===== flow/design.v =====
`timescale 1ns/10ps
module circ(clk, reset, pushin, Xin, Rin, pushout, Yout);
input clk,reset,pushin;
input [23:0] Xin,Rin;
output pushout;
output [23:0] Yout;
reg [23:0] Xl,Rl;
reg V1;
reg [47:0] X2,R2,diff,Diff;
reg V2;
reg V3;
reg [24:0] res;
reg [26:0] rv;
always @(posedge(clk) or posedge(reset)) begin
  if(reset) begin
    V1<=0;
    Xl<=0;
    Rl<=0;
  end else begin
    V1<= pushin;
    Xl<= Xin;
    Rl<= Rin;
  end
end
always @(posedge(clk) or posedge(reset)) begin
  if(reset) begin
    V2 <= 0;
    X2 <= 0;
    R2 <= 0;
  end else begin
    V2 <= V1;
    X2 <= Xl*Xl;
    R2 <= Rl*Rl;
  end
end
always @(posedge(clk) or posedge(reset)) begin
 if(reset) begin
  V3 <= 0;
  Diff <= 0;
 end else begin
  V3 <= V2;
  Diff <= R2-X2;
 end
end
integer ix;
always @(*) begin
 res=0;
 rv=0;
 diff=Diff;
 for(ix=0; ix < 24; ix=ix+1) begin 
   rv = { rv[24:0], diff[47:46] };
   diff={ diff[45:0],2'b0};
   if( { 1'b0,res[23:0],2'b1 } <= rv ) begin
     rv=rv - { 1'b0,res[23:0],2'b1 };
     res = { res[23:0],1'b1 };
   end else res= { res[23:0],1'b0 };
 end
end
assign pushout=V3;
assign Yout = res[23:0];
endmodule

===== flow/run.sh =====
#!/bin/bash
# the make line also repeats each setting of config.mk as NAME=value (left out here)
make -C /OpenROAD-flow-scripts/flow DESIGN_CONFIG=/design/flow/config.mk WORK_HOME=/design/flow/orfs CLKGATE_MAP_FILE= finish

===== flow/config.mk =====
export PLATFORM = sky130hd
export DESIGN_NAME = circ
export DESIGN_NICKNAME = circ
export VERILOG_FILES = /design/flow/design.v
export SDC_FILE = /design/flow/constraint.sdc
export NUM_CORES = 4
export LEC_CHECK = 0
export ABC_AREA = 1
export CAP_MARGIN = 20
export CORE_MARGIN = 2
export CORE_UTILIZATION = 58
export CTS_CLUSTER_DIAMETER = 344
export SLEW_MARGIN = 20

===== flow/constraint.sdc =====
create_clock -name core_clock -period 53.3 [get_ports {clk}]
set_input_delay 10.6600 -clock core_clock [delete_from_list [all_inputs] [get_ports {clk}]]
set_output_delay 10.6600 -clock core_clock [all_outputs]
set_load 0.01 [all_outputs]

==> results.sh, run 1 <==
# yosys + openroad results
export IMPL_route_detailed_vias_per_inst=5.712
export IMPL_grt_ovfl_total=0
export IMPL_die_size_y_um=362.7
export IMPL_ys_sh_xor_pct=4.496
export IMPL_simple_gate_area_share_pct=27.36
export IMPL_cts_tree="done"
export IMPL_critPathCaptureType="primary output"
export IMPL_topCombFamilyByArea="adder cells"
export IMPL_num_vias=73640
export IMPL_grt_antenna_before_repair=3
export IMPL_ys_warn_count=1
export IMPL_worst_path_dominant_cell_family="simple AND/OR/NAND/NOR gates"
export IMPL_outcome="no timing/DRC/antenna violations"
export IMPL_final_design_utilization_pct=64.33
export IMPL_hold_path_cell_count=0
export IMPL_synth_mux_area_fraction_pct=0.03018
export IMPL_ys_seq_share_pct=6.472
export IMPL_core_footprint_um2=127700
export IMPL_finalSetupViolations=0
export IMPL_area_delta_synth_final_pct=10.09
export IMPL_grtUsageTotal_pct=39.94
export IMPL_finalNetCount=13040
export IMPL_initCoreUtil_pct=58.44
export IMPL_antenna_left=0
export IMPL_clk_pin_slew_worst_paths_ns=0.09
export IMPL_netlist_area_before_placement_um2=74620
export IMPL_worstMarginPinSlew_ns=0.8854
export IMPL_chipArea_um2=131500
export IMPL_cts_root_buffer="sky130_fd_sc_hd__clkbuf_16"
export IMPL_syn_avg_cell_area_um2=6.860
export IMPL_critical_path_n_buffers_inverters=57
export IMPL_finalClockPeriodUsage_pct=96.02
export IMPL_rr_worst_depth=50
export IMPL_routabilityCongestion=1.076
export IMPL_critical_path_startpoint_type="flop"
export IMPL_hpwl_um=216100
export IMPL_critPathLaunch="Diff[44]$_DFF_PP0_"
export IMPL_synth_async_reset_ratio_pct=100.0
export IMPL_drt_iter0_markers=6089
export IMPL_ys_sh_aoi_pct=9.705
export IMPL_synth_top_cell_by_area="sky130_fd_sc_hd__fa_1"
export IMPL_rr_startpoint="Xl[10]$_DFF_PP0_"
export IMPL_synth_yosys_num_cells=10880
export IMPL_reg2reg_to="X2[46]$_DFF_PP0_"
export IMPL_synth_edff_count=0
export IMPL_post_synth_main_area_contributors="sky130_fd_sc_hd__fa_1 (23%), sky130_fd_sc_hd__ha_1 (16%), sky130_fd_sc_hd__nand2_1 (13%)"
export IMPL_ioPinCount=76
export IMPL_dp_cells=12760
export IMPL_drt_pass1_iterations=8
export IMPL_synthAdderAreaFrac_pct=38.18
export IMPL_synthesis_instances=10880
export IMPL_placement_rows=131
export IMPL_number_of_filler_instances_in_the_final_layout=11530
export IMPL_drt_total_wl_um=267700
export IMPL_crit_fanout=19
export IMPL_rrSetupSlack_ns=43.60
export IMPL_port_buffer_count=75
export IMPL_ys_dominant_reg_cell="sky130_fd_sc_hd__dfrtp_1"
export IMPL_drc=0
export IMPL_fp_dieW_um=362.7
export IMPL_hp_class="flop to flop"
export IMPL_cp_slowest_stage_delay_ns=0.45
export IMPL_min_from="V1$_DFF_PP0_"
export IMPL_cts_made_buffers=17
export IMPL_hold_violations=0
export IMPL_first_pass_grt_wire_length_um=408000
export IMPL_htree_levels=4
export IMPL_maxSlewHeadroom_pct=40.97
export IMPL_critical_path_cell_count=282
export IMPL_synth_ff_latch_count=193
export IMPL_wire_per_inst_um=20.77
export IMPL_warning_count=273
export IMPL_post_synth_num_cell_types=74
export IMPL_count_of_pins_over_their_slew_limit=0
export IMPL_maxClockFrequency_mhz=19.54
export IMPL_synth_top_cell_area_share_pct=22.67
export IMPL_drv_max_cap_violation_count=0
export IMPL_cts_max_path_buffers=2
export IMPL_setup_worst_path_class="flop to primary output"
export IMPL_post_cts_hold_buffer_count=0
export IMPL_top_cell="sky130_fd_sc_hd__nand2_1"
export IMPL_grt_max_degree=126
export IMPL_post_route_min_period_ns=51.18
export IMPL_capture_point_of_the_critical_path="Yout[0]"
export IMPL_clock_net_sink_count=193
export IMPL_crit_path_frequent_cell="sky130_fd_sc_hd__nand2_1"
export IMPL_late_pin_clk_latency_ns=0.54
export IMPL_hold_end="V2$_DFF_PP0_"
export IMPL_first_global_vias=74930
export IMPL_critPathSlowestCell="sky130_fd_sc_hd__dfrtp_2"
export IMPL_common_cells="sky130_fd_sc_hd__nand2_1 (2647), sky130_fd_sc_hd__inv_1 (2369), sky130_fd_sc_hd__ha_1 (925)"
export IMPL_clock_skew_final_ns=0.02404
export IMPL_final_cells=12890
export IMPL_critPathRequiredTime_ns=42.64
export IMPL_yosysChipArea_um2=74620
export IMPL_timing_critical_path_arrival_ns=40.52
layer usage:
| layer | global-route usage (%) | wire, um |
|---|---|---|
| met5 | 0 | 14 |
| met4 | 28.25 | 22410 |
| met3 | 5.482 | 19420 |
| met2 | 68.51 | 126900 |
| met1 | 45.95 | 99020 |
area by class of cell:
type                    count  area, um^2  share of cell area, %
clock inverters            13       167.7                 0.2041
clock buffers              19       452.9                 0.5514
inverters                2413        9128                  11.11
well taps                1662        2079                  2.532
multi-input cells        8096       61290                  74.61
flip-flops and latches    193        4832                  5.883
diodes                      2       5.005               0.006093
repair buffers            494        4188                  5.098
through the flow:
| stage | TNS (ns) | setup slack (ns) | hold slack, ns | instance area [um^2] |
|---|---|---|---|---|
| floorplan | 0 | 0.03385 | 0.3312 | 74660 |
| global placement | -1.571 | -1.567 | 0.3443 | 78860 |
| detailed placement | -3.267 | -2.461 | 0.3380 | 78860 |
| CTS | 0 | 0.02047 | 0.3681 | 79720 |
| global route | -0.3643 | -0.3643 | 0.3754 | 82140 |
| finish | 0 | 2.119 | 0.3693 | 82140 |
repair_timing:
| action | CTS | global route |
|---|---|---|
| cloned | 1 | 16 |
| pin swaps | 6 | 66 |
| setup endpoints to repair | 2 | 3 |
| setup buffers | 8 | 72 |
| gates resized | 72 | 441 |
==> run 2: changes to the inputs <==
- ABC_AREA: 1 -> default
- CELL_PAD_IN_SITES_GLOBAL_PLACEMENT: default -> 0
- CORE_ASPECT_RATIO: default -> 1.94
- CORE_UTILIZATION: 58 -> 52
- CTS_CLUSTER_DIAMETER: 344 -> default
- GPL_ROUTABILITY_DRIVEN: default -> 0
- HOLD_SLACK_MARGIN: default -> 0.25
- MIN_ROUTING_LAYER: default -> met1
- PLACE_DENSITY_LB_ADDON: default -> 0.04
- SLEW_MARGIN: 20 -> 35
- TNS_END_PERCENT: default -> 85
- clock period: 53.3 -> 93.7 ns (I/O delays scaled with it)
==> results.sh, run 2 <==
# yosys + openroad results
export IMPL_cp_slowest_stage_delay_ns=0.62
export IMPL_route_detailed_vias_per_inst=6.263
export IMPL_drc=0
export IMPL_critical_path_cell_count=347
export IMPL_grt_ovfl_total=0
export IMPL_common_cells="sky130_fd_sc_hd__inv_1 (1417), sky130_fd_sc_hd__ha_1 (925), sky130_fd_sc_hd__fa_1 (845)"
export IMPL_finalNetCount=10180
export IMPL_port_buffer_count=75
export IMPL_rr_worst_depth=53
export IMPL_outcome="no timing/DRC/antenna violations"
export IMPL_maxClockFrequency_mhz=11.24
export IMPL_count_of_pins_over_their_slew_limit=0
export IMPL_placement_rows=186
export IMPL_ys_sh_aoi_pct=18.76
export IMPL_ys_seq_share_pct=6.949
export IMPL_simple_gate_area_share_pct=16.45
export IMPL_hp_class="flop to flop"
export IMPL_hold_path_cell_count=0
export IMPL_critPathSlowestCell="sky130_fd_sc_hd__mux2i_2"
export IMPL_late_pin_clk_latency_ns=0.57
export IMPL_hold_end="V3$_DFF_PP0_"
export IMPL_yosysChipArea_um2=69510
export IMPL_ys_warn_count=1
export IMPL_post_route_min_period_ns=89.00
export IMPL_finalSetupViolations=0
export IMPL_ys_sh_xor_pct=5.953
export IMPL_maxSlewHeadroom_pct=30.19
export IMPL_synth_yosys_num_cells=8428
export IMPL_capture_point_of_the_critical_path="Yout[0]"
export IMPL_num_vias=63020
export IMPL_area_delta_synth_final_pct=5.253
export IMPL_hpwl_um=211300
export IMPL_initCoreUtil_pct=52.49
export IMPL_core_footprint_um2=132400
export IMPL_topCombFamilyByArea="adder cells"
export IMPL_synth_top_cell_area_share_pct=24.34
export IMPL_pre_cts_ws_ns=1.387
export IMPL_first_global_vias=67760
export IMPL_syn_avg_cell_area_um2=8.247
export IMPL_critical_path_startpoint_type="flop"
export IMPL_ioPinCount=76
export IMPL_final_cells=10060
export IMPL_cts_max_path_buffers=3
export IMPL_crit_fanout=42
export IMPL_ys_dominant_reg_cell="sky130_fd_sc_hd__dfrtp_1"
export IMPL_crit_path_frequent_cell="sky130_fd_sc_hd__a21oi_1"
export IMPL_synth_async_reset_ratio_pct=100.0
export IMPL_final_critical_path_setup_slack_ns=4.696
export IMPL_synthesis_instances=8428
export IMPL_rrSetupSlack_ns=81.80
export IMPL_cts_made_buffers=25
export IMPL_first_pass_grt_wire_length_um=397600
export IMPL_reg2reg_to="R2[47]$_DFF_PP0_"
export IMPL_grt_max_degree=76
export IMPL_wire_per_inst_um=26.50
export IMPL_antenna_left=0
export IMPL_min_from="V2$_DFF_PP0_"
export IMPL_drt_iter0_markers=4171
export IMPL_worstMarginPinSlew_ns=1.039
export IMPL_dp_cells=10010
export IMPL_rr_startpoint="Rl[0]$_DFF_PP0_"
export IMPL_synth_ff_latch_count=193
export IMPL_finalClockPeriodUsage_pct=94.99
export IMPL_netlist_area_before_placement_um2=69510
export IMPL_grt_antenna_before_repair=17
export IMPL_critPathCaptureType="primary output"
export IMPL_synth_edff_count=0
export IMPL_cts_tree="done"
export IMPL_warning_count=269
export IMPL_post_synth_num_cell_types=131
export IMPL_drt_pass1_iterations=8
export IMPL_fp_dieW_um=266.5
export IMPL_die_size_y_um=513.2
export IMPL_setup_worst_path_class="flop to primary output"
export IMPL_cts_root_buffer="sky130_fd_sc_hd__clkbuf_16"
export IMPL_drt_total_wl_um=266600
export IMPL_critPathRequiredTime_ns=74.96
export IMPL_htree_levels=4
export IMPL_worst_path_dominant_cell_family="AND-OR/OR-AND gates"
export IMPL_post_synth_main_area_contributors="sky130_fd_sc_hd__fa_1 (24%), sky130_fd_sc_hd__ha_1 (17%), sky130_fd_sc_hd__inv_1 (7.7%)"
export IMPL_chipArea_um2=136800
export IMPL_clock_skew_final_ns=0.02929
export IMPL_clk_pin_slew_worst_paths_ns=0.09
export IMPL_synthAdderAreaFrac_pct=40.99
export IMPL_clock_net_sink_count=193
export IMPL_synth_top_cell_by_area="sky130_fd_sc_hd__fa_1"
export IMPL_hold_violations=0
export IMPL_critical_path_n_buffers_inverters=43
export IMPL_grtUsageTotal_pct=39.22
export IMPL_post_cts_hold_buffer_count=0
export IMPL_fin_tns_setup_ns=0
export IMPL_synth_mux_area_fraction_pct=1.476
export IMPL_critPathLaunch="Diff[44]$_DFF_PP0_"
export IMPL_drv_max_cap_violation_count=0
export IMPL_top_cell="sky130_fd_sc_hd__inv_1"
export IMPL_timing_critical_path_arrival_ns=70.26
==> run 2: through the flow <==
| step | utilization [%] | cell area, um^2 | hold WS (ns) |
|---|---|---|---|
| after floorplan | - | 69510 | 0.3312 |
| after global placement | 54.37 | 72000 | 0.3344 |
| after detailed placement | 54.40 | 72030 | 0.3503 |
| after CTS | 54.92 | 72730 | 0.3592 |
| after global routing | 55.23 | 73140 | 0.3690 |
| final | 55.25 | 73160 | 0.3537 |
==> run 2: what timing repair did <==
item / CTS / global route
resized: 0 / 75
endpoints found under the setup margin: 0 / 2
buffers inserted: 0 / 8
==> run 2: final cells by class <==
class,instances,area [um^2]
diodes,9,22.52
clock buffers,27,643.1
clock inverters,5,55.05
fillers,12590,59260
inverters,1432,5413
multi-input cells,6520,58440
flip-flops and latches,193,4835
well taps,1692,2117
repair buffers,183,1628
repair inverters,1,5.005
==> run 2: metal layers <==
| metal | share of wire, % | vias up | global-route usage (%) |
|---|---|---|---|
| met3 | 5.6 | 1688 | 7.567 |
| li1 | - | 27940 | - |
| met4 | 14 | 14 | 44.16 |
| met5 | 0.040 | - | 0 |
| met1 | 29 | 30610 | 33.33 |
| met2 | 52 | 2768 | 71.20 |
==> run 3: changes to the inputs <==
- ABC_AREA: default -> 1
- CAP_MARGIN: 20 -> 0
- CELL_PAD_IN_SITES_DETAIL_PLACEMENT: default -> 0
- CELL_PAD_IN_SITES_GLOBAL_PLACEMENT: 0 -> default
- CORE_ASPECT_RATIO: 1.94 -> default
- CORE_UTILIZATION: 52 -> 72
- CTS_CLUSTER_DIAMETER: default -> 234
- CTS_CLUSTER_SIZE: default -> 43
- GPL_ROUTABILITY_DRIVEN: 0 -> default
- GPL_TIMING_DRIVEN: default -> 1
- HOLD_SLACK_MARGIN: 0.25 -> default
- MIN_ROUTING_LAYER: met1 -> default
- PLACE_DENSITY: default -> 0.65
- PLACE_DENSITY_LB_ADDON: 0.04 -> default
- SETUP_SLACK_MARGIN: default -> -2.0
- SLEW_MARGIN: 35 -> 10
- TNS_END_PERCENT: 85 -> default
- clock period: 93.7 -> 44.5 ns (I/O delays scaled with it)
==> results.sh, run 3 <==
# flow metrics
export IMPL_yosysChipArea_um2=74620
export IMPL_topCombFamilyByArea="adder cells"
export IMPL_synthesis_instances=10880
export IMPL_hpwl_um=247700
export IMPL_chipArea_um2=106200
export IMPL_dp_cells=14370
export IMPL_ys_seq_share_pct=6.472
export IMPL_fp_dieW_um=325.9
export IMPL_netlist_area_before_placement_um2=74620
export IMPL_initCoreUtil_pct=72.30
export IMPL_synth_ff_latch_count=193
export IMPL_failed_stage="5_1_grt"
export IMPL_post_cts_hold_buffer_count=0
export IMPL_detailed_place_area_um2=93470
export IMPL_htree_levels=4
export IMPL_synth_async_reset_ratio_pct=100.0
export IMPL_die_size_y_um=325.9
export IMPL_common_cells="sky130_fd_sc_hd__nand2_1 (2647), sky130_fd_sc_hd__inv_1 (2369), sky130_fd_sc_hd__ha_1 (925)"
export IMPL_post_synth_main_area_contributors="sky130_fd_sc_hd__fa_1 (23%), sky130_fd_sc_hd__ha_1 (16%), sky130_fd_sc_hd__nand2_1 (13%)"
export IMPL_synthAdderAreaFrac_pct=38.18
export IMPL_routabilityCongestion=1.169
export IMPL_placement_rows=118
export IMPL_synth_edff_count=0
export IMPL_ys_dominant_reg_cell="sky130_fd_sc_hd__dfrtp_1"
export IMPL_post_synth_num_cell_types=74
export IMPL_synth_yosys_num_cells=10880
export IMPL_cts_made_buffers=17
export IMPL_top_cell="sky130_fd_sc_hd__nand2_1"
export IMPL_outcome="stopped before the end"
export IMPL_ioPinCount=76
export IMPL_grt_ovfl_total=3910
export IMPL_ys_sh_xor_pct=4.496
export IMPL_error_message="[ERROR GRT-0116] Global routing finished with congestion. Check the congestion regions in the DRC Viewer."
export IMPL_synth_top_cell_by_area="sky130_fd_sc_hd__fa_1"
export IMPL_ys_warn_count=1
export IMPL_synth_top_cell_area_share_pct=22.67
export IMPL_grtUsageTotal_pct=95.94
export IMPL_syn_avg_cell_area_um2=6.860
export IMPL_cts_root_buffer="sky130_fd_sc_hd__clkbuf_16"
export IMPL_clock_net_sink_count=193
export IMPL_simple_gate_area_share_pct=27.36
export IMPL_core_footprint_um2=103200
export IMPL_port_buffer_count=75
export IMPL_ys_sh_aoi_pct=9.705
export IMPL_synth_mux_area_fraction_pct=0.03018
export IMPL_cts_max_path_buffers=2
-- run 3: routing by layer --
metal | GRT overflow | GRT usage [%]
met2 | 2272 | 107.9
met5 | 18 | 73.38
met1 | 366 | 91.79
met4 | 920 | 100.1
met3 | 334 | 87.15
-- run 3: timing repair --
| item | 4_1_cts |
|---|---|
| pin swaps | 98 |
| setup buffers | 95 |
| gates cloned | 16 |
| resized | 283 |
| setup endpoints to repair | 2 |
-- run 3: through the flow --
stage / worst slack, ns
after CTS: -1.968
after detailed placement: -4.007
after floorplan: -3.365
after global placement: -1.324
==> run 4: changes to the inputs <==
- CAP_MARGIN: 0 -> 20
- CELL_PAD_IN_SITES_DETAIL_PLACEMENT: 0 -> default
- CORE_UTILIZATION: 72 -> 68
- CTS_CLUSTER_DIAMETER: 234 -> 237
- CTS_CLUSTER_SIZE: 43 -> 98
- GPL_TIMING_DRIVEN: 1 -> default
- PLACE_DENSITY: 0.65 -> default
- SETUP_SLACK_MARGIN: -2.0 -> default
- SLEW_MARGIN: 10 -> 20
- clock period: 44.5 -> 88.9 ns (I/O delays scaled with it)
==> results.sh, run 4 <==
# yosys + openroad results
export IMPL_outcome="no timing/DRC/antenna violations"
export IMPL_placement_rows=121
export IMPL_port_buffer_count=75
export IMPL_late_pin_clk_latency_ns=0.57
export IMPL_maxSlewHeadroom_pct=17.20
export IMPL_worstMarginPinSlew_ns=1.242
export IMPL_routabilityCongestion=1.104
export IMPL_htree_levels=4
export IMPL_synth_yosys_num_cells=10880
export IMPL_common_cells="sky130_fd_sc_hd__nand2_1 (2647), sky130_fd_sc_hd__inv_1 (2369), sky130_fd_sc_hd__ha_1 (925)"
export IMPL_grt_antenna_before_repair=26
export IMPL_cts_max_path_buffers=2
export IMPL_critical_path_cell_count=293
export IMPL_cts_tree="done"
export IMPL_synth_ff_latch_count=193
export IMPL_grt_ovfl_total=0
export IMPL_setup_worst_path_class="flop to primary output"
export IMPL_drc=0
export IMPL_synth_edff_count=0
export IMPL_finalClockPeriodUsage_pct=89.15
export IMPL_dp_cells=12250
export IMPL_critPathRequiredTime_ns=71.12
export IMPL_post_route_min_period_ns=79.25
export IMPL_rr_worst_depth=50
export IMPL_ys_seq_share_pct=6.472
export IMPL_ys_dominant_reg_cell="sky130_fd_sc_hd__dfrtp_1"
export IMPL_grt_max_degree=142
export IMPL_crit_fanout=51
export IMPL_cts_resized_gates=0
export IMPL_timing_critical_path_arrival_ns=61.47
export IMPL_die_size_y_um=335.3
export IMPL_rr_startpoint="Xl[3]$_DFF_PP0_"
export IMPL_clock_skew_final_ns=0.02748
export IMPL_num_vias=78570
export IMPL_final_cells=12290
export IMPL_first_global_vias=79970
export IMPL_cts_made_buffers=17
export IMPL_hp_class="flop to flop"
export IMPL_hold_path_cell_count=0
export IMPL_first_pass_grt_wire_length_um=447500
export IMPL_hold_violations=0
export IMPL_route_detailed_vias_per_inst=6.392
export IMPL_flop_area_um2=4832
export IMPL_drt_pass1_iterations=20
export IMPL_critPathLaunch="Diff[46]$_DFF_PP0_"
export IMPL_cts_root_buffer="sky130_fd_sc_hd__clkbuf_16"
export IMPL_yosysChipArea_um2=74620
export IMPL_worst_path_dominant_cell_family="simple AND/OR/NAND/NOR gates"
export IMPL_synthAdderAreaFrac_pct=38.18
export IMPL_cp_slowest_stage_delay_ns=0.93
export IMPL_clock_net_sink_count=193
export IMPL_ys_sh_aoi_pct=9.705
export IMPL_synthesis_instances=10880
export IMPL_ys_warn_count=1
export IMPL_core_footprint_um2=108900
export IMPL_critical_path_startpoint_type="flop"
export IMPL_post_cts_hold_buffer_count=0
export IMPL_hold_end="V2$_DFF_PP0_"
export IMPL_hpwl_um=216300
export IMPL_min_from="V1$_DFF_PP0_"
export IMPL_synth_top_cell_by_area="sky130_fd_sc_hd__fa_1"
export IMPL_post_synth_num_cell_types=74
export IMPL_reg2reg_to="X2[46]$_DFF_PP0_"
export IMPL_comb_area_um2=59570
export IMPL_fp_dieW_um=335.3
export IMPL_wire_per_inst_um=23.99
export IMPL_drt_iter0_markers=11230
export IMPL_initCoreUtil_pct=68.55
export IMPL_rsz0062_at_grt="no"
export IMPL_count_of_pins_over_their_slew_limit=0
export IMPL_maxClockFrequency_mhz=12.62
export IMPL_netlist_area_before_placement_um2=74620
export IMPL_finalNetCount=12680
export IMPL_critical_path_n_buffers_inverters=58
export IMPL_simple_gate_area_share_pct=27.36
export IMPL_critPathSlowestCell="sky130_fd_sc_hd__clkinv_1"
export IMPL_rrSetupSlack_ns=77.46
export IMPL_crit_path_frequent_cell="sky130_fd_sc_hd__nand2_1"
export IMPL_ioPinCount=76
export IMPL_synth_mux_area_fraction_pct=0.03018
export IMPL_area_delta_synth_final_pct=3.481
export IMPL_post_synth_main_area_contributors="sky130_fd_sc_hd__fa_1 (23%), sky130_fd_sc_hd__ha_1 (16%), sky130_fd_sc_hd__nand2_1 (13%)"
export IMPL_number_of_filler_instances_in_the_final_layout=8415
export IMPL_top_cell="sky130_fd_sc_hd__nand2_1"
export IMPL_finalSetupViolations=0
export IMPL_synth_async_reset_ratio_pct=100.0
export IMPL_drv_max_cap_violation_count=0
export IMPL_critPathCaptureType="primary output"
export IMPL_topCombFamilyByArea="adder cells"
export IMPL_warning_count=276
export IMPL_synth_top_cell_area_share_pct=22.67
export IMPL_post_cts_repair_setup_buffers=0
export IMPL_chipArea_um2=112400
export IMPL_ys_sh_xor_pct=4.496
export IMPL_clk_pin_slew_worst_paths_ns=0.11
export IMPL_fin_tns_setup_ns=0
export IMPL_grtUsageTotal_pct=52.23
export IMPL_syn_avg_cell_area_um2=6.860
export IMPL_capture_point_of_the_critical_path="Yout[0]"
export IMPL_drt_total_wl_um=294900
export IMPL_antenna_left=0
## run 4: cell type report
type | instances | area share [%]
antenna | 9 | 0.02917
clock buffer | 17 | 0.5509
clock inverter | 15 | 0.2868
inverter | 2413 | 11.77
multi-input combinational | 8085 | 77.14
sequential | 193 | 6.258
tap | 1414 | 2.291
timing repair buffer | 147 | 1.672
## run 4: metrics by stage
stage / utilization, % / setup WS, ns / hold WS [ns] / cell area, um^2
final: 70.94 / 9.645 / 0.3823 / 77220
after global routing: 70.92 / 5.032 / 0.3887 / 77200
after CTS: 70.90 / 11.61 / 0.3814 / 77180
after detailed placement: 70.31 / 12.37 / 0.3465 / 76530
after global placement: 70.31 / 14.09 / 0.3437 / 76530
after floorplan: - / 26.30 / 0.3312 / 74630
## run 4: layer usage
layer / up-vias / track usage [%] / wire length [um]
met5: - / 2.518 / 340
met4: 26 / 44.61 / 31860
met3: 2610 / 18.40 / 39310
met2: 6759 / 78.78 / 125400
met1: 35700 / 58.86 / 98050
li1: 33480 / - / -
==> run 5: changes to the inputs <==
- CAP_MARGIN: 20 -> 0
- CORE_UTILIZATION: 68 -> 72
- CTS_CLUSTER_DIAMETER: 237 -> 332
- CTS_CLUSTER_SIZE: 98 -> 74
- MAX_ROUTING_LAYER: default -> met4
- PLACE_DENSITY: default -> 0.65
- SLEW_MARGIN: 20 -> 5
- clock period: 88.9 -> 38.2 ns (I/O delays scaled with it)
==> results.sh, run 5 <==
# flow metrics
export IMPL_outcome="stopped before the end"
export IMPL_failed_stage="4_1_cts"
export IMPL_error_message="[ERROR DPL-0033] detailed placement checks failed during check placement."
export IMPL_synthesis_instances=10880
export IMPL_pre_cts_ws_ns=-7.906
export IMPL_syn_avg_cell_area_um2=6.860
export IMPL_placement_rows=118
export IMPL_ys_dominant_reg_cell="sky130_fd_sc_hd__dfrtp_1"
export IMPL_ys_seq_share_pct=6.472
export IMPL_yosysChipArea_um2=74620
export IMPL_ys_sh_aoi_pct=9.705
export IMPL_dp_cells=14370
export IMPL_netlist_area_before_placement_um2=74620
export IMPL_synthAdderAreaFrac_pct=38.18
export IMPL_ys_sh_xor_pct=4.496
export IMPL_synth_edff_count=0
export IMPL_chipArea_um2=106200
export IMPL_top_cell="sky130_fd_sc_hd__nand2_1"
export IMPL_ioPinCount=76
export IMPL_initCoreUtil_pct=72.30
export IMPL_simple_gate_area_share_pct=27.36
export IMPL_synth_top_cell_area_share_pct=22.67
export IMPL_synth_async_reset_ratio_pct=100.0
export IMPL_fp_dieW_um=325.9
export IMPL_common_cells="sky130_fd_sc_hd__nand2_1 (2647), sky130_fd_sc_hd__inv_1 (2369), sky130_fd_sc_hd__ha_1 (925)"
export IMPL_ys_warn_count=1
export IMPL_port_buffer_count=75
export IMPL_hpwl_um=256400
export IMPL_synth_top_cell_by_area="sky130_fd_sc_hd__fa_1"
export IMPL_routabilityCongestion=1.174
export IMPL_synth_mux_area_fraction_pct=0.03018
export IMPL_die_size_y_um=325.9
export IMPL_post_synth_main_area_contributors="sky130_fd_sc_hd__fa_1 (23%), sky130_fd_sc_hd__ha_1 (16%), sky130_fd_sc_hd__nand2_1 (13%)"
export IMPL_topCombFamilyByArea="adder cells"
export IMPL_post_synth_num_cell_types=74
export IMPL_core_footprint_um2=103200
export IMPL_synth_yosys_num_cells=10880
export IMPL_synth_ff_latch_count=193
[run 5: metrics by stage]
stage               hold WS [ns]  area, um^2
floorplan                 0.3312       77400
global placement          0.3443       95180
detailed placement        0.3465       95180
==> run 6: changes to the inputs <==
- CAP_MARGIN: 0 -> 20
- CELL_PAD_IN_SITES_DETAIL_PLACEMENT: default -> 0
- CORE_UTILIZATION: 72 -> 52
- CTS_CLUSTER_DIAMETER: 332 -> 208
- CTS_CLUSTER_SIZE: 74 -> 99
- GPL_TIMING_DRIVEN: default -> 0
- MAX_ROUTING_LAYER: met4 -> default
- PLACE_DENSITY: 0.65 -> default
- PLACE_DENSITY_LB_ADDON: default -> 0.06
- SETUP_SLACK_MARGIN: default -> 5.0
- SLEW_MARGIN: 5 -> 10
- TNS_END_PERCENT: default -> 5
- clock period: 38.2 -> 44.8 ns (I/O delays scaled with it)
==> results.sh, run 6 <==
# yosys + openroad results
export IMPL_outcome="failed layout checks"
export IMPL_checkFailReasons="setup timing"
export IMPL_grt_ovfl_total=0
export IMPL_hpwl_um=213200
export IMPL_finalNetCount=13470
export IMPL_ys_dominant_reg_cell="sky130_fd_sc_hd__dfrtp_1"
export IMPL_simple_gate_area_share_pct=27.36
export IMPL_ys_seq_share_pct=6.472
export IMPL_finalSetupViolations=3
export IMPL_synthesis_instances=10880
export IMPL_core_footprint_um2=143000
export IMPL_crit_fanout=8
export IMPL_detailed_place_area_um2=78330
export IMPL_synth_yosys_num_cells=10880
export IMPL_rsz0062_at_grt="yes"
export IMPL_htree_levels=4
export IMPL_hold_path_cell_count=0
export IMPL_drc=0
export IMPL_maxSlewHeadroom_pct=28.56
export IMPL_cts_max_path_buffers=2
export IMPL_hold_end="V3$_DFF_PP0_"
export IMPL_post_synth_main_area_contributors="sky130_fd_sc_hd__fa_1 (23%), sky130_fd_sc_hd__ha_1 (16%), sky130_fd_sc_hd__nand2_1 (13%)"
export IMPL_critPathLaunch="Diff[44]$_DFF_PP0_"
export IMPL_ioPinCount=76
export IMPL_synth_mux_area_fraction_pct=0.03018
export IMPL_first_global_vias=74560
export IMPL_critical_path_cell_count=311
export IMPL_synthAdderAreaFrac_pct=38.18
export IMPL_critPathSlowestCell="sky130_fd_sc_hd__dfrtp_2"
export IMPL_ys_sh_xor_pct=4.496
export IMPL_clock_net_sink_count=193
export IMPL_syn_avg_cell_area_um2=6.860
export IMPL_initCoreUtil_pct=52.20
export IMPL_yosysChipArea_um2=74620
export IMPL_worst_path_dominant_cell_family="simple AND/OR/NAND/NOR gates"
export IMPL_min_from="V2$_DFF_PP0_"
export IMPL_die_size_y_um=382.8
export IMPL_clock_skew_final_ns=0.02541
export IMPL_chipArea_um2=146500
export IMPL_final_critical_path_setup_slack_ns=-4.378
export IMPL_drt_total_wl_um=278100
export IMPL_placement_rows=139
export IMPL_cts_root_buffer="sky130_fd_sc_hd__clkbuf_16"
export IMPL_drv_max_cap_violation_count=0
export IMPL_rr_worst_depth=52
export IMPL_ys_sh_aoi_pct=9.705
export IMPL_grt_antenna_before_repair=5
export IMPL_grtUsageTotal_pct=36.97
export IMPL_critPathCaptureType="primary output"
export IMPL_timing_critical_path_arrival_ns=40.22
export IMPL_drt_iter0_markers=5511
export IMPL_maxClockFrequency_mhz=20.33
export IMPL_cp_slowest_stage_delay_ns=0.45
export IMPL_first_pass_grt_wire_length_um=418800
export IMPL_rrSetupSlack_ns=34.20
export IMPL_synth_ff_latch_count=193
export IMPL_num_vias=74750
export IMPL_synth_async_reset_ratio_pct=100.0
export IMPL_number_of_filler_instances_in_the_final_layout=12940
export IMPL_reg2reg_to="X2[46]$_DFF_PP0_"
export IMPL_warning_count=274
export IMPL_hp_class="flop to flop"
export IMPL_critical_path_startpoint_type="flop"
export IMPL_wire_per_inst_um=20.49
export IMPL_worstMarginPinSlew_ns=1.072
export IMPL_late_pin_clk_latency_ns=0.55
export IMPL_fin_tns_setup_ns=-7.884
export IMPL_post_cts_hold_buffer_count=0
export IMPL_setup_worst_path_class="flop to primary output"
export IMPL_post_route_min_period_ns=49.18
export IMPL_synth_edff_count=0
export IMPL_topCombFamilyByArea="adder cells"
export IMPL_finish_instance_area_um2=91600
export IMPL_route_detailed_vias_per_inst=5.508
export IMPL_top_cell="sky130_fd_sc_hd__nand2_1"
export IMPL_fp_dieW_um=382.8
export IMPL_area_delta_synth_final_pct=22.76
export IMPL_post_synth_num_cell_types=74
export IMPL_ys_warn_count=1
export IMPL_final_design_utilization_pct=64.08
export IMPL_netlist_area_before_placement_um2=74620
export IMPL_pre_cts_ws_ns=-20.32
export IMPL_drt_pass1_iterations=6
export IMPL_capture_point_of_the_critical_path="Yout[0]"
export IMPL_port_buffer_count=75
export IMPL_synth_top_cell_area_share_pct=22.67
export IMPL_rr_startpoint="Xl[8]$_DFF_PP0_"
export IMPL_grt_max_degree=103
export IMPL_finalClockPeriodUsage_pct=109.8
export IMPL_comb_area_um2=65740
export IMPL_critPathRequiredTime_ns=35.84
export IMPL_cts_tree="done"
export IMPL_synth_top_cell_by_area="sky130_fd_sc_hd__fa_1"
export IMPL_critical_path_n_buffers_inverters=101
export IMPL_flop_area_um2=4835
export IMPL_cts_made_buffers=17
export IMPL_hold_violations=0
export IMPL_count_of_pins_over_their_slew_limit=0
export IMPL_routabilityCongestion=0.9747
export IMPL_clk_pin_slew_worst_paths_ns=0.09
export IMPL_antenna_left=0
export IMPL_common_cells="sky130_fd_sc_hd__nand2_1 (2647), sky130_fd_sc_hd__inv_1 (2369), sky130_fd_sc_hd__ha_1 (925)"
[run 6: layout make-up]
| type | instances | share of cell area [%] |
|---|---|---|
| Clock inverter | 15 | 0.2240 |
| Timing Repair Buffer | 749 | 7.390 |
| Antenna cell | 2 | 0.005464 |
| Sequential cell | 193 | 5.278 |
| Buffer | 188 | 2.109 |
| Multi-Input combinational cell | 8086 | 71.77 |
| Inverter | 2413 | 10.11 |
| Tap cell | 1903 | 2.599 |
| Timing Repair inverter | 4 | 0.05464 |
| Clock buffer | 17 | 0.4644 |
[run 6: what timing repair did]
item / CTS / global route
endpoints found under the hold margin: 0 / 0
setup endpoints to repair: 11 / 7
cloned: 27 / 8
gates resized: 1060 / 587
pin swaps: 287 / 362
setup buffers: 454 / 183
[run 6: through the flow]
step	std cells	hold slack [ns]
after global placement	12860	0.3426
final	13570	0.3619
after CTS	13380	0.3653
after floorplan	10880	0.3312
after global routing	13570	0.3711
after detailed placement	12860	0.3378
[run 6: routing by layer]
layer  wire length, um  GRT usage (%)  vias to the layer above
met5                23              0                        -
met4             19100          20.57                        4
met3             16570          3.937                      894
met2            136400          65.53                     2858
met1            106000          43.56                    35890
li1                  -              -                    35110
==> run 7: changes to the inputs <==
- CELL_PAD_IN_SITES_DETAIL_PLACEMENT: 0 -> default
- CORE_UTILIZATION: 52 -> 72
- CTS_CLUSTER_DIAMETER: 208 -> 192
- CTS_CLUSTER_SIZE: 99 -> 100
- GPL_TIMING_DRIVEN: 0 -> default
- PLACE_DENSITY: default -> 0.38
- PLACE_DENSITY_LB_ADDON: 0.06 -> default
- SETUP_SLACK_MARGIN: 5.0 -> default
- SLEW_MARGIN: 10 -> 20
- TNS_END_PERCENT: 5 -> default
- clock period: 44.8 -> 71.4 ns (I/O delays scaled with it)
==> results.sh, run 7 <==
# flow metrics
export IMPL_outcome="stopped before the end"
export IMPL_failed_stage="5_1_grt"
export IMPL_core_footprint_um2=103200
export IMPL_ys_sh_xor_pct=4.496
export IMPL_synth_edff_count=0
export IMPL_initCoreUtil_pct=72.30
export IMPL_ioPinCount=76
export IMPL_post_synth_main_area_contributors="sky130_fd_sc_hd__fa_1 (23%), sky130_fd_sc_hd__ha_1 (16%), sky130_fd_sc_hd__nand2_1 (13%)"
export IMPL_yosysChipArea_um2=74620
export IMPL_post_synth_num_cell_types=74
export IMPL_dp_cells=12220
export IMPL_detailed_place_area_um2=76490
export IMPL_syn_avg_cell_area_um2=6.860
export IMPL_synth_top_cell_by_area="sky130_fd_sc_hd__fa_1"
export IMPL_pre_cts_ws_ns=-0.2548
export IMPL_simple_gate_area_share_pct=27.36
export IMPL_topCombFamilyByArea="adder cells"
export IMPL_ys_dominant_reg_cell="sky130_fd_sc_hd__dfrtp_1"
export IMPL_routabilityCongestion=1.113
export IMPL_ys_sh_aoi_pct=9.705
export IMPL_netlist_area_before_placement_um2=74620
export IMPL_synth_top_cell_area_share_pct=22.67
export IMPL_synthesis_instances=10880
export IMPL_hpwl_um=215800
export IMPL_fp_dieW_um=325.9
export IMPL_die_size_y_um=325.9
export IMPL_chipArea_um2=106200
export IMPL_ys_seq_share_pct=6.472
export IMPL_port_buffer_count=75
export IMPL_synthAdderAreaFrac_pct=38.18
export IMPL_synth_mux_area_fraction_pct=0.03018
export IMPL_ys_warn_count=1
export IMPL_cts_root_buffer="sky130_fd_sc_hd__clkbuf_16"
export IMPL_top_cell="sky130_fd_sc_hd__nand2_1"
export IMPL_common_cells="sky130_fd_sc_hd__nand2_1 (2647), sky130_fd_sc_hd__inv_1 (2369), sky130_fd_sc_hd__ha_1 (925)"
export IMPL_synth_ff_latch_count=193
export IMPL_htree_levels=4
export IMPL_post_cts_hold_buffer_count=0
export IMPL_cts_max_path_buffers=2
export IMPL_synth_async_reset_ratio_pct=100.0
export IMPL_placement_rows=118
export IMPL_cts_made_buffers=17
export IMPL_synth_yosys_num_cells=10880
export IMPL_clock_net_sink_count=193
==> run 7: per-stage QoR <==
step	util [%]	setup TNS [ns]
2_1_floorplan	-	0
3_3_place_gp	74.12	0
3_5_place_dp	74.12	-0.2548
4_1_cts	74.72	0
==> run 7: what timing repair did <==
item / CTS
buffers inserted: 0
setup endpoints to repair: 1
gates resized: 6
==> run 8: changes to the inputs <==
- CAP_MARGIN: 20 -> 0
- CELL_PAD_IN_SITES_GLOBAL_PLACEMENT: default -> 2
- CORE_ASPECT_RATIO: default -> 1.35
- CORE_UTILIZATION: 72 -> 68
- CTS_CLUSTER_DIAMETER: 192 -> default
- CTS_CLUSTER_SIZE: 100 -> 83
- HOLD_SLACK_MARGIN: default -> -0.08
- PLACE_DENSITY: 0.38 -> default
- PLACE_DENSITY_LB_ADDON: default -> 0.08
- SLEW_MARGIN: 20 -> 10
- TNS_END_PERCENT: default -> 10
- clock period: 71.4 -> 70.9 ns (I/O delays scaled with it)
==> results.sh, run 8 <==
# flow metrics
export IMPL_outcome="stopped before the end"
export IMPL_failed_stage="3_1_place_gp_skip_io"
export IMPL_error_message="[ERROR FLW-0024] Place density exceeds 1.0 (current PLACE_DENSITY_LB_ADDON =  0.08). Please check if the value of  PLACE_DENSITY_LB_ADDON is between 0 and 0.99."
export IMPL_post_synth_main_area_contributors="sky130_fd_sc_hd__fa_1 (23%), sky130_fd_sc_hd__ha_1 (16%), sky130_fd_sc_hd__nand2_1 (13%)"
export IMPL_ys_seq_share_pct=6.472
export IMPL_placement_rows=141
export IMPL_synthAdderAreaFrac_pct=38.18
export IMPL_ys_sh_xor_pct=4.496
export IMPL_chipArea_um2=112400
export IMPL_synth_yosys_num_cells=10880
export IMPL_synth_top_cell_area_share_pct=22.67
export IMPL_netlist_area_before_placement_um2=74620
export IMPL_common_cells="sky130_fd_sc_hd__nand2_1 (2647), sky130_fd_sc_hd__inv_1 (2369), sky130_fd_sc_hd__ha_1 (925)"
export IMPL_synth_edff_count=0
export IMPL_synthesis_instances=10880
export IMPL_synth_mux_area_fraction_pct=0.03018
export IMPL_die_size_y_um=388.9
export IMPL_ys_dominant_reg_cell="sky130_fd_sc_hd__dfrtp_1"
export IMPL_yosysChipArea_um2=74620
export IMPL_core_footprint_um2=109200
export IMPL_synth_async_reset_ratio_pct=100.0
export IMPL_topCombFamilyByArea="adder cells"
export IMPL_synth_top_cell_by_area="sky130_fd_sc_hd__fa_1"
export IMPL_syn_avg_cell_area_um2=6.860
export IMPL_ys_sh_aoi_pct=9.705
export IMPL_synth_ff_latch_count=193
export IMPL_initCoreUtil_pct=68.33
export IMPL_top_cell="sky130_fd_sc_hd__nand2_1"
export IMPL_post_synth_num_cell_types=74
export IMPL_simple_gate_area_share_pct=27.36
export IMPL_ys_warn_count=1
export IMPL_fp_dieW_um=289.1
==> run 9: changes to the inputs <==
- ABC_AREA: 1 -> default
- CAP_MARGIN: 0 -> 20
- CELL_PAD_IN_SITES_DETAIL_PLACEMENT: default -> 1
- CELL_PAD_IN_SITES_GLOBAL_PLACEMENT: 2 -> default
- CORE_ASPECT_RATIO: 1.35 -> 0.74
- CORE_UTILIZATION: 68 -> 44
- CTS_CLUSTER_DIAMETER: default -> 185
- CTS_CLUSTER_SIZE: 83 -> 92
- GPL_ROUTABILITY_DRIVEN: default -> 0
- GPL_TIMING_DRIVEN: default -> 0
- HOLD_SLACK_MARGIN: -0.08 -> default
- MAX_ROUTING_LAYER: default -> met4
- MIN_ROUTING_LAYER: default -> met2
- PLACE_DENSITY_LB_ADDON: 0.08 -> 0.03
- SETUP_SLACK_MARGIN: default -> 5.0
- SLEW_MARGIN: 10 -> 30
- TNS_END_PERCENT: 10 -> 45
- clock period: 70.9 -> 42.7 ns (I/O delays scaled with it)
==> results.sh, run 9 <==
# flow metrics
export IMPL_htree_levels=4
export IMPL_synthesis_instances=8428
export IMPL_clock_net_sink_count=193
export IMPL_grtUsageTotal_pct=62.75
export IMPL_ioPinCount=76
export IMPL_chipArea_um2=161200
export IMPL_failed_stage="5_1_grt"
export IMPL_synthAdderAreaFrac_pct=40.99
export IMPL_ys_warn_count=1
export IMPL_synth_top_cell_area_share_pct=24.34
export IMPL_placement_rows=125
export IMPL_simple_gate_area_share_pct=16.45
export IMPL_dp_cells=10610
export IMPL_error_message="[ERROR GRT-0116] Global routing finished with congestion. Check the congestion regions in the DRC Viewer."
export IMPL_cts_made_buffers=17
export IMPL_common_cells="sky130_fd_sc_hd__inv_1 (1417), sky130_fd_sc_hd__ha_1 (925), sky130_fd_sc_hd__fa_1 (845)"
export IMPL_syn_avg_cell_area_um2=8.247
export IMPL_synth_async_reset_ratio_pct=100.0
export IMPL_post_cts_hold_buffer_count=0
export IMPL_cts_max_path_buffers=2
export IMPL_synth_mux_area_fraction_pct=1.476
export IMPL_synth_ff_latch_count=193
export IMPL_topCombFamilyByArea="adder cells"
export IMPL_core_footprint_um2=156900
export IMPL_ys_seq_share_pct=6.949
export IMPL_hpwl_um=212100
export IMPL_top_cell="sky130_fd_sc_hd__inv_1"
export IMPL_outcome="stopped before the end"
export IMPL_ys_dominant_reg_cell="sky130_fd_sc_hd__dfrtp_1"
export IMPL_port_buffer_count=75
export IMPL_ys_sh_xor_pct=5.953
export IMPL_cts_root_buffer="sky130_fd_sc_hd__clkbuf_16"
export IMPL_fp_dieW_um=466.0
export IMPL_post_synth_num_cell_types=131
export IMPL_initCoreUtil_pct=44.31
export IMPL_synth_top_cell_by_area="sky130_fd_sc_hd__fa_1"
export IMPL_ys_sh_aoi_pct=18.76
export IMPL_yosysChipArea_um2=69510
export IMPL_grt_ovfl_total=29
export IMPL_post_synth_main_area_contributors="sky130_fd_sc_hd__fa_1 (24%), sky130_fd_sc_hd__ha_1 (17%), sky130_fd_sc_hd__inv_1 (7.7%)"
export IMPL_die_size_y_um=345.9
export IMPL_netlist_area_before_placement_um2=69510
export IMPL_synth_yosys_num_cells=8428
export IMPL_synth_edff_count=0
## run 9: repair_timing
action                     CTS
pin swaps                  276
gates resized              601
gates cloned                33
setup endpoints to repair   14
setup buffers              366
## run 9: metal layers
layer | track usage (%) | GRT overflow
met1 | - | -
met5 | - | -
met2 | 65.93 | 0
met4 | 29.78 | 2
met3 | 78.45 | 27
## run 9: metrics by stage
step                instance area [um^2]  setup slack (ns)  hold slack [ns]  utilization, %
floorplan                          71940            -21.15           0.3312               -
global placement                   75310            -42.27           0.3350           48.01
detailed placement                 75510            -39.10           0.3397           48.14
CTS                                82200            -26.79           0.3552           52.40
==> run 10: changes to the inputs <==
- CELL_PAD_IN_SITES_DETAIL_PLACEMENT: 1 -> default
- CORE_ASPECT_RATIO: 0.74 -> default
- CORE_UTILIZATION: 44 -> 40
- CTS_CLUSTER_DIAMETER: 185 -> default
- CTS_CLUSTER_SIZE: 92 -> default
- GPL_ROUTABILITY_DRIVEN: 0 -> default
- GPL_TIMING_DRIVEN: 0 -> default
- MAX_ROUTING_LAYER: met4 -> default
- MIN_ROUTING_LAYER: met2 -> default
- PLACE_DENSITY_LB_ADDON: 0.03 -> default
- SETUP_SLACK_MARGIN: 5.0 -> default
- SLEW_MARGIN: 30 -> 20
- TNS_END_PERCENT: 45 -> default
- clock period: 42.7 -> 121.0 ns (I/O delays scaled with it)
==> results.sh, run 10 <==
# yosys + openroad results
export IMPL_drt_pass1_iterations=6
export IMPL_critPathSlowestCell="sky130_fd_sc_hd__or3_2"
export IMPL_simple_gate_area_share_pct=16.45
export IMPL_synth_ff_latch_count=193
export IMPL_worstMarginPinSlew_ns=1.114
export IMPL_grt_max_degree=68
export IMPL_post_route_min_period_ns=103.11
export IMPL_ys_seq_share_pct=6.949
export IMPL_finalSetupViolations=0
export IMPL_cts_tree="done"
export IMPL_detailed_place_area_um2=72740
export IMPL_netlist_area_before_placement_um2=69510
export IMPL_flop_area_um2=4830
export IMPL_synth_top_cell_by_area="sky130_fd_sc_hd__fa_1"
export IMPL_clock_net_sink_count=193
export IMPL_drc=0
export IMPL_timing_critical_path_arrival_ns=78.91
export IMPL_port_buffer_count=75
export IMPL_late_pin_clk_latency_ns=0.50
export IMPL_cts_made_buffers=17
export IMPL_synthAdderAreaFrac_pct=40.99
export IMPL_cts_max_path_buffers=2
export IMPL_critical_path_n_buffers_inverters=57
export IMPL_final_design_utilization_pct=42.62
export IMPL_post_cts_repair_setup_buffers=0
export IMPL_drt_total_wl_um=223000
export IMPL_synth_yosys_num_cells=8428
export IMPL_critPathCaptureType="primary output"
export IMPL_worst_path_dominant_cell_family="AND-OR/OR-AND gates"
export IMPL_maxSlewHeadroom_pct=23.80
export IMPL_critPathRequiredTime_ns=96.80
export IMPL_core_footprint_um2=172100
export IMPL_placement_rows=152
export IMPL_hold_path_cell_count=0
export IMPL_synthesis_instances=8428
export IMPL_rsz0062_at_grt="no"
export IMPL_htree_levels=4
export IMPL_hold_end="V3$_DFF_PP0_"
export IMPL_hp_class="flop to flop"
export IMPL_outcome="no timing/DRC/antenna violations"
export IMPL_critical_path_startpoint_type="flop"
export IMPL_fin_tns_setup_ns=0
export IMPL_topCombFamilyByArea="adder cells"
export IMPL_area_delta_synth_final_pct=5.546
export IMPL_rr_worst_depth=54
export IMPL_initCoreUtil_pct=40.38
export IMPL_critPathLaunch="Diff[44]$_DFF_PP0_"
export IMPL_count_of_pins_over_their_slew_limit=0
export IMPL_post_synth_num_cell_types=131
export IMPL_routabilityCongestion=0.9838
export IMPL_maxClockFrequency_mhz=9.699
export IMPL_grt_antenna_before_repair=6
export IMPL_num_vias=60120
export IMPL_post_cts_hold_buffer_count=0
export IMPL_common_cells="sky130_fd_sc_hd__inv_1 (1417), sky130_fd_sc_hd__ha_1 (925), sky130_fd_sc_hd__fa_1 (845)"
export IMPL_pre_cts_ws_ns=20.18
export IMPL_top_cell="sky130_fd_sc_hd__inv_1"
export IMPL_hpwl_um=177600
export IMPL_hold_violations=0
export IMPL_post_synth_main_area_contributors="sky130_fd_sc_hd__fa_1 (24%), sky130_fd_sc_hd__ha_1 (17%), sky130_fd_sc_hd__inv_1 (7.7%)"
export IMPL_ys_warn_count=1
export IMPL_reg2reg_to="R2[47]$_DFF_PP0_"
export IMPL_synth_edff_count=0
export IMPL_first_pass_grt_wire_length_um=348500
export IMPL_grtUsageTotal_pct=25.14
export IMPL_capture_point_of_the_critical_path="Yout[0]"
export IMPL_ys_dominant_reg_cell="sky130_fd_sc_hd__dfrtp_1"
export IMPL_ys_sh_xor_pct=5.953
export IMPL_ys_sh_aoi_pct=18.76
export IMPL_final_critical_path_setup_slack_ns=17.89
export IMPL_ioPinCount=76
export IMPL_synth_mux_area_fraction_pct=1.476
export IMPL_finalClockPeriodUsage_pct=85.21
export IMPL_warning_count=268
export IMPL_first_global_vias=60850
export IMPL_rr_startpoint="Rl[7]$_DFF_PP0_"
export IMPL_comb_area_um2=58190
export IMPL_wire_per_inst_um=20.93
export IMPL_fp_dieW_um=420.9
export IMPL_clk_pin_slew_worst_paths_ns=0.09
export IMPL_yosysChipArea_um2=69510
export IMPL_cts_root_buffer="sky130_fd_sc_hd__clkbuf_16"
export IMPL_crit_path_frequent_cell="sky130_fd_sc_hd__a21oi_1"
export IMPL_synth_top_cell_area_share_pct=24.34
export IMPL_drt_iter0_markers=4695
export IMPL_setup_worst_path_class="flop to primary output"
export IMPL_route_detailed_vias_per_inst=5.643
export IMPL_finalNetCount=10150
export IMPL_cts_resized_gates=0
export IMPL_rrSetupSlack_ns=108.94
export IMPL_critical_path_cell_count=355
export IMPL_min_from="V2$_DFF_PP0_"
export IMPL_cp_slowest_stage_delay_ns=0.91
export IMPL_drv_max_cap_violation_count=0
export IMPL_synth_async_reset_ratio_pct=100.0
export IMPL_clock_skew_final_ns=0.02174
export IMPL_grt_ovfl_total=0
export IMPL_syn_avg_cell_area_um2=8.247
export IMPL_die_size_y_um=420.9
export IMPL_crit_fanout=42
export IMPL_finish_instance_area_um2=73360
export IMPL_chipArea_um2=177100
export IMPL_antenna_left=0
export IMPL_number_of_filler_instances_in_the_final_layout=17290
==> run 10: final cells by class <==
type | instances | share of cell area (%)
clock buffer | 19 | 0.6174
inverter | 1432 | 7.341
multi-input combinational | 6518 | 79.32
timing repair buffer | 167 | 1.965
clock inverter | 13 | 0.2251
tap | 2310 | 3.940
sequential | 193 | 6.583
antenna | 2 | 0.006822
==> run 10: through the flow <==
stage | hold WS (ns) | std cells
4_1_cts | 0.3620 | 10650
5_1_grt | 0.3721 | 10650
6_report | 0.3584 | 10650
3_5_place_dp | 0.3388 | 10620
3_3_place_gp | 0.3357 | 10620
2_1_floorplan | 0.3312 | 8430
==> run 10: routing by layer <==
layer	track usage, %	wire [um]
met3	2.750	13940
met4	7.393	7201
met2	42.12	104400
met5	0.1093	0
met1	34.10	97480
==> run 11: changes to the inputs <==
- ABC_AREA: default -> 1
- CORE_UTILIZATION: 40 -> 72
- CTS_CLUSTER_DIAMETER: default -> 237
- CTS_CLUSTER_SIZE: default -> 100
- clock period: 121.0 -> 94.4 ns (I/O delays scaled with it)
==> results.sh, run 11 <==
# flow metrics
export IMPL_topCombFamilyByArea="adder cells"
export IMPL_htree_levels=4
export IMPL_synth_edff_count=0
export IMPL_synth_ff_latch_count=193
export IMPL_post_cts_hold_buffer_count=0
export IMPL_port_buffer_count=75
export IMPL_fp_dieW_um=325.9
export IMPL_dp_cells=12220
export IMPL_grtUsageTotal_pct=73.82
export IMPL_placement_rows=118
export IMPL_post_synth_main_area_contributors="sky130_fd_sc_hd__fa_1 (23%), sky130_fd_sc_hd__ha_1 (16%), sky130_fd_sc_hd__nand2_1 (13%)"
export IMPL_pre_cts_ws_ns=19.14
export IMPL_hpwl_um=218800
export IMPL_top_cell="sky130_fd_sc_hd__nand2_1"
export IMPL_ys_seq_share_pct=6.472
export IMPL_synth_mux_area_fraction_pct=0.03018
export IMPL_core_footprint_um2=103200
export IMPL_cts_max_path_buffers=2
export IMPL_die_size_y_um=325.9
export IMPL_ys_sh_aoi_pct=9.705
export IMPL_routabilityCongestion=1.081
export IMPL_yosysChipArea_um2=74620
export IMPL_outcome="stopped before the end"
export IMPL_netlist_area_before_placement_um2=74620
export IMPL_synth_top_cell_by_area="sky130_fd_sc_hd__fa_1"
export IMPL_grt_ovfl_total=387
export IMPL_synth_yosys_num_cells=10880
export IMPL_simple_gate_area_share_pct=27.36
export IMPL_synthesis_instances=10880
export IMPL_ys_sh_xor_pct=4.496
export IMPL_ioPinCount=76
export IMPL_initCoreUtil_pct=72.30
export IMPL_post_cts_repair_setup_buffers=0
export IMPL_chipArea_um2=106200
export IMPL_failed_stage="5_1_grt"
export IMPL_error_message="[ERROR GRT-0232] Routing congestion too high. Check the congestion heatmap in the GUI."
export IMPL_synthAdderAreaFrac_pct=38.18
export IMPL_common_cells="sky130_fd_sc_hd__nand2_1 (2647), sky130_fd_sc_hd__inv_1 (2369), sky130_fd_sc_hd__ha_1 (925)"
export IMPL_cts_resized_gates=0
export IMPL_synth_async_reset_ratio_pct=100.0
export IMPL_cts_root_buffer="sky130_fd_sc_hd__clkbuf_16"
export IMPL_ys_warn_count=1
export IMPL_ys_dominant_reg_cell="sky130_fd_sc_hd__dfrtp_1"
export IMPL_post_synth_num_cell_types=74
export IMPL_clock_net_sink_count=193
export IMPL_synth_top_cell_area_share_pct=22.67
export IMPL_cts_made_buffers=17
export IMPL_syn_avg_cell_area_um2=6.860
==> run 11: routing by layer <==
metal / overflow / global-route usage [%]
met1: 39 / 78.51
met3: 33 / 58.03
met4: 99 / 61.02
met2: 205 / 89.44
met5: 11 / 43.48
==> run 11: metrics by stage <==
step	utilization (%)	cell area [um^2]
CTS	74.66	77050
detailed placement	74.09	76470
global placement	74.09	76470
floorplan	-	74630
==> run 12: changes to the inputs <==
- ABC_AREA: 1 -> default
- CELL_PAD_IN_SITES_DETAIL_PLACEMENT: default -> 1
- CELL_PAD_IN_SITES_GLOBAL_PLACEMENT: default -> 0
- CORE_ASPECT_RATIO: default -> 1.14
- CORE_MARGIN: 2 -> 3
- CORE_UTILIZATION: 72 -> 42
- CTS_CLUSTER_DIAMETER: 237 -> default
- CTS_CLUSTER_SIZE: 100 -> 61
- GPL_ROUTABILITY_DRIVEN: default -> 0
- GPL_TIMING_DRIVEN: default -> 0
- HOLD_SLACK_MARGIN: default -> 0.28
- MAX_ROUTING_LAYER: default -> met4
- MIN_ROUTING_LAYER: default -> met2
- PLACE_DENSITY_LB_ADDON: default -> 0.22
- SETUP_SLACK_MARGIN: default -> 5.0
- TNS_END_PERCENT: default -> 45
- clock period: 94.4 -> 68.3 ns (I/O delays scaled with it)
==> results.sh, run 12 <==
# flow metrics
export IMPL_outcome="stopped before the end"
export IMPL_failed_stage="5_1_grt"
export IMPL_error_message="[ERROR GRT-0116] Global routing finished with congestion. Check the congestion regions in the DRC Viewer."
export IMPL_simple_gate_area_share_pct=16.45
export IMPL_top_cell="sky130_fd_sc_hd__inv_1"
export IMPL_syn_avg_cell_area_um2=8.247
export IMPL_ys_seq_share_pct=6.949
export IMPL_die_size_y_um=440.3
export IMPL_netlist_area_before_placement_um2=69510
export IMPL_grtUsageTotal_pct=56.06
export IMPL_ys_sh_xor_pct=5.953
export IMPL_ys_sh_aoi_pct=18.76
export IMPL_post_cts_hold_buffer_count=0
export IMPL_yosysChipArea_um2=69510
export IMPL_fp_dieW_um=387.0
export IMPL_post_synth_main_area_contributors="sky130_fd_sc_hd__fa_1 (24%), sky130_fd_sc_hd__ha_1 (17%), sky130_fd_sc_hd__inv_1 (7.7%)"
export IMPL_grt_ovfl_total=1
export IMPL_initCoreUtil_pct=42.51
export IMPL_clock_net_sink_count=193
export IMPL_htree_levels=4
export IMPL_topCombFamilyByArea="adder cells"
export IMPL_synth_ff_latch_count=193
export IMPL_synthAdderAreaFrac_pct=40.99
export IMPL_cts_root_buffer="sky130_fd_sc_hd__clkbuf_16"
export IMPL_synth_top_cell_area_share_pct=24.34
export IMPL_port_buffer_count=75
export IMPL_synth_yosys_num_cells=8428
export IMPL_ys_warn_count=1
export IMPL_placement_rows=158
export IMPL_core_footprint_um2=163500
export IMPL_cts_made_buffers=17
export IMPL_ioPinCount=76
export IMPL_ys_dominant_reg_cell="sky130_fd_sc_hd__dfrtp_1"
export IMPL_synth_edff_count=0
export IMPL_synth_async_reset_ratio_pct=100.0
export IMPL_synth_top_cell_by_area="sky130_fd_sc_hd__fa_1"
export IMPL_synth_mux_area_fraction_pct=1.476
export IMPL_synthesis_instances=8428
export IMPL_chipArea_um2=170400
export IMPL_cts_max_path_buffers=2
export IMPL_hpwl_um=201700
export IMPL_common_cells="sky130_fd_sc_hd__inv_1 (1417), sky130_fd_sc_hd__ha_1 (925), sky130_fd_sc_hd__fa_1 (845)"
export IMPL_post_synth_num_cell_types=131
export IMPL_dp_cells=10670
==> run 12: repair_timing <==
item / in CTS
pin swaps: 297
setup buffers: 335
endpoints found under the setup margin: 9
resized: 589
gates cloned: 32
==> run 12: stage by stage <==
stage / hold WS [ns] / setup WS [ns] / util, % / area (um^2)
4_1_cts: 0.3614 / -6.454 / 50.22 / 82100
3_5_place_dp: 0.3443 / -20.00 / 46.20 / 75530
3_3_place_gp: 0.3369 / -19.96 / 46.11 / 75390
2_1_floorplan: 0.3312 / -0.6731 / - / 71940
==> run 12: routing by layer <==
metal	GRT overflow	track usage, %
met4	0	33.76
met2	0	62.42
met5	-	-
met1	-	-
met3	1	61.25
